==> flow/design.v (excerpt) <==
module top(clk, rst, start,i, socin1
  ,socin2
  ,socin3
  ,socin4,
  socout1
  ,socout2
  ,socout3
  ,socout4
  ,outReady);
  input i;
  input start;
  input clk;
  input rst;
  input socin1;
  input socin2;
  input socin3;
  input socin4;
  output socout1;
  output socout2;
  output socout3;
  output socout4;
  output outReady;
wire loadOut1
  ,loadOut2
  ,loadOut3
  ,loadOut4
  ,shft
  ,clrCount1
  ,loadDivide1
  ,loadDivide2
  ,loadMultiply
  ,divideDone1
  ,divideDone2
  ,multiplyDone
  ,ngtv
  ,loaded
  ,outDone;
  wire [1:0] sel2;
  CONTROLPATH z0 (
   loadOut1
  ,loadOut2
  ,loadOut3
  ,loadOut4
  ,shft
  ,clrCount1
  ,sel2
  ,loadDivide1
  ,loadDivide2
  ,loadMultiply
  ,divideDone1
  ,divideDone2
  ,multiplyDone
  ,ngtv
  ,loaded
  ,start
  ,clk
  ,rst
  ,outDone
);
 DATAPATH z1 (
   i
  ,clk
  ,rst
  ,socin1
  ,socin2
  ,socin3
  ,socin4
  ,shft
  ,loadOut1
  ,loadOut2
  ,loadOut3
  ,loadOut4
  ,clrCount1
  ,sel2
  ,loadDivide1
  ,loadDivide2
  ,loadMultiply
  ,socout1
  ,socout2
  ,socout3
  ,socout4
  ,divideDone1
  ,divideDone2
  ,multiplyDone
  ,outDone
  ,outReady
  ,loaded
  ,ngtv
);
endmodule
Size in the first run: ~2000 cells after synthesis, about 390 flip-flops, about 20000 um2 of cells after synthesis.
Settings: LEC_CHECK=0, CAP_MARGIN=20, CORE_MARGIN=2, CORE_UTILIZATION=41, PLACE_DENSITY=0.6, SLEW_MARGIN=20; clock period 4.81 ns.
run.sh (not shown) runs the stock make flow with config.mk's settings and CLKGATE_MAP_FILE=.
The starting point went through all stages and came out clean.
Next try:
CORE_UTILIZATION = 65   (was 41)
clock period = 2.67 ns   (was 4.81 ns; I/O delays follow)
=>
- Now the flow finished but fails on negative setup slack
- worst setup slack gets worse by 2.2 ns
- first-iteration DRC count rises by 2.4%
- synthesized cell count is unchanged
- critical path depth came out lower by 3
- die size is lower by 36%
- clock-buffer cell count falls by 11
- area after synthesis stays the same
- global-route usage came out higher by 13 points
- non-clock buffer count rises by 183
Next try:
ABC_AREA = 1   (was not set)
CORE_UTILIZATION = 72   (was 65)
CTS_CLUSTER_DIAMETER = 358   (was not set)
CTS_CLUSTER_SIZE = 26   (was not set)
PLACE_DENSITY = not set   (was 0.6)
PLACE_DENSITY_LB_ADDON = 0.2   (was not set)
SETUP_SLACK_MARGIN = 0.71   (was not set)
Outcome: The new run finished with negative setup slack left. Synthesized cell count goes up by 29%. Non-clock buffer count goes up by 88. Clock skew goes up by 0.0069 ns. Routed wire length goes up by about 50%. Clock-buffer cell count goes down by 23. Maximum frequency goes up by about 10%.


## build 58
Starting RTL as in the previous note.
export LEC_CHECK = 0
export ABC_AREA = 1
export CAP_MARGIN = 20
export CORE_MARGIN = 2
export CORE_UTILIZATION = 72
export CTS_CLUSTER_DIAMETER = 342
export CTS_CLUSTER_SIZE = 13
export HOLD_SLACK_MARGIN = 0.3
export PLACE_DENSITY_LB_ADDON = 0.2
export SETUP_SLACK_MARGIN = 0.24
export SLEW_MARGIN = 20
create_clock -name core_clock -period 2.67 [get_ports {clk}]
Completing all stages was not enough for build 58: its layout failed the final checks because of negative setup slack.
#### Input delta (build 51 over build 58)
# build 58
export LEC_CHECK = 0
export ABC_AREA = 1
export CAP_MARGIN = 20
export CORE_MARGIN = 2
export CORE_UTILIZATION = 72
export CTS_CLUSTER_DIAMETER = 342
export CTS_CLUSTER_SIZE = 13
export HOLD_SLACK_MARGIN = 0.3
export PLACE_DENSITY_LB_ADDON = 0.2
export SETUP_SLACK_MARGIN = 0.24
export SLEW_MARGIN = 20
create_clock -name core_clock -period 2.67 [get_ports {clk}]
# build 51
export LEC_CHECK = 0
export ABC_AREA = 1
export CAP_MARGIN = 20
export CORE_MARGIN = 2
export CORE_UTILIZATION = 72
export CTS_CLUSTER_DIAMETER = 53
export CTS_CLUSTER_SIZE = 13
export PLACE_DENSITY_LB_ADDON = 0.2
export SLEW_MARGIN = 20
create_clock -name core_clock -period 3.41 [get_ports {clk}]
==> comparison <==
- Status build 51: flow complete, layout not clean - negative setup slack
- Summary — length of routed met3 wiring, build 51 relative to build 58: lower, by 20%.
- Between build 51 and build 58, the first-pass iteration count of the detailed router figures differ only marginally.
- Delta (build 51 minus build 58): number of buffer cells added on primary ports flat; combined area of the multi-input logic cells decreased by 1.1% relative to the old numbers; buffer-and-inverter tally for the worst setup path went up by 3; count of routing violations after the opening detailed-route iteration now sits lower.
- Sequential-cell power consumption (build 51 / build 58): 0.79
- Compared with build 58, build 51 shows cell area that has gone down by a few percent.
> inputs changed (build 51 -> build 65)
# build 51
export LEC_CHECK = 0
export ABC_AREA = 1
export CAP_MARGIN = 20
export CORE_MARGIN = 2
export CORE_UTILIZATION = 72
export CTS_CLUSTER_DIAMETER = 53
export CTS_CLUSTER_SIZE = 13
export PLACE_DENSITY_LB_ADDON = 0.2
export SLEW_MARGIN = 20
create_clock -name core_clock -period 3.41 [get_ports {clk}]
# build 65
export LEC_CHECK = 0
export CAP_MARGIN = 20
export CORE_MARGIN = 2
export CORE_UTILIZATION = 40
export PLACE_DENSITY = 0.6
export SLEW_MARGIN = 20
create_clock -name core_clock -period 5.0 [get_ports {clk}]
Findings:
FAIL: build 51; every other run in build 65 and build 51 is clean
Against build 51, total sequential power in build 65 fell by more than a quarter.
Length of the first detailed-routing pass in iterations in build 65 vs build 51: down 1
Fraction of the mapped netlist area in simple logic gates, build 65 and build 51: larger value in build 51
What build 24 does differently from build 65 at the input level:
# build 65
export LEC_CHECK = 0
export CAP_MARGIN = 20
export CORE_MARGIN = 2
export CORE_UTILIZATION = 40
export PLACE_DENSITY = 0.6
export SLEW_MARGIN = 20
create_clock -name core_clock -period 5.0 [get_ports {clk}]
# build 24
export LEC_CHECK = 0
export CAP_MARGIN = 20
export CORE_MARGIN = 2
export CORE_UTILIZATION = 72
export CTS_CLUSTER_SIZE = 24
export SLEW_MARGIN = 20
create_clock -name core_clock -period 3.89 [get_ports {clk}]
To summarise build 24: no stage aborted, but the layout did not pass its checks, failing on negative setup slack. Going from build 65 to build 24, combinational cell fraction of total power grows by 6.2 points. As of build 24, count of clock buffers in the final design had fallen by more than 10% compared to build 65. Compared with build 65, build 24 shows met3 track demand over resource in global routing higher by 2.3 points. Against build 65, build 24 comes in about 90% higher on largest vdd supply drop. Build 24 vs build 65 — final core utilization rose 38 points. The relative contribution of the clock network to total power in build 24 sits 2.6 points below the value recorded for build 65. Arrival time of data at the critical path endpoint for build 24: 0.25 ns down relative to build 65. The higher worst slew slack as a fraction of its limit came out of build 24.
Power and IR drop assume default switching activity.
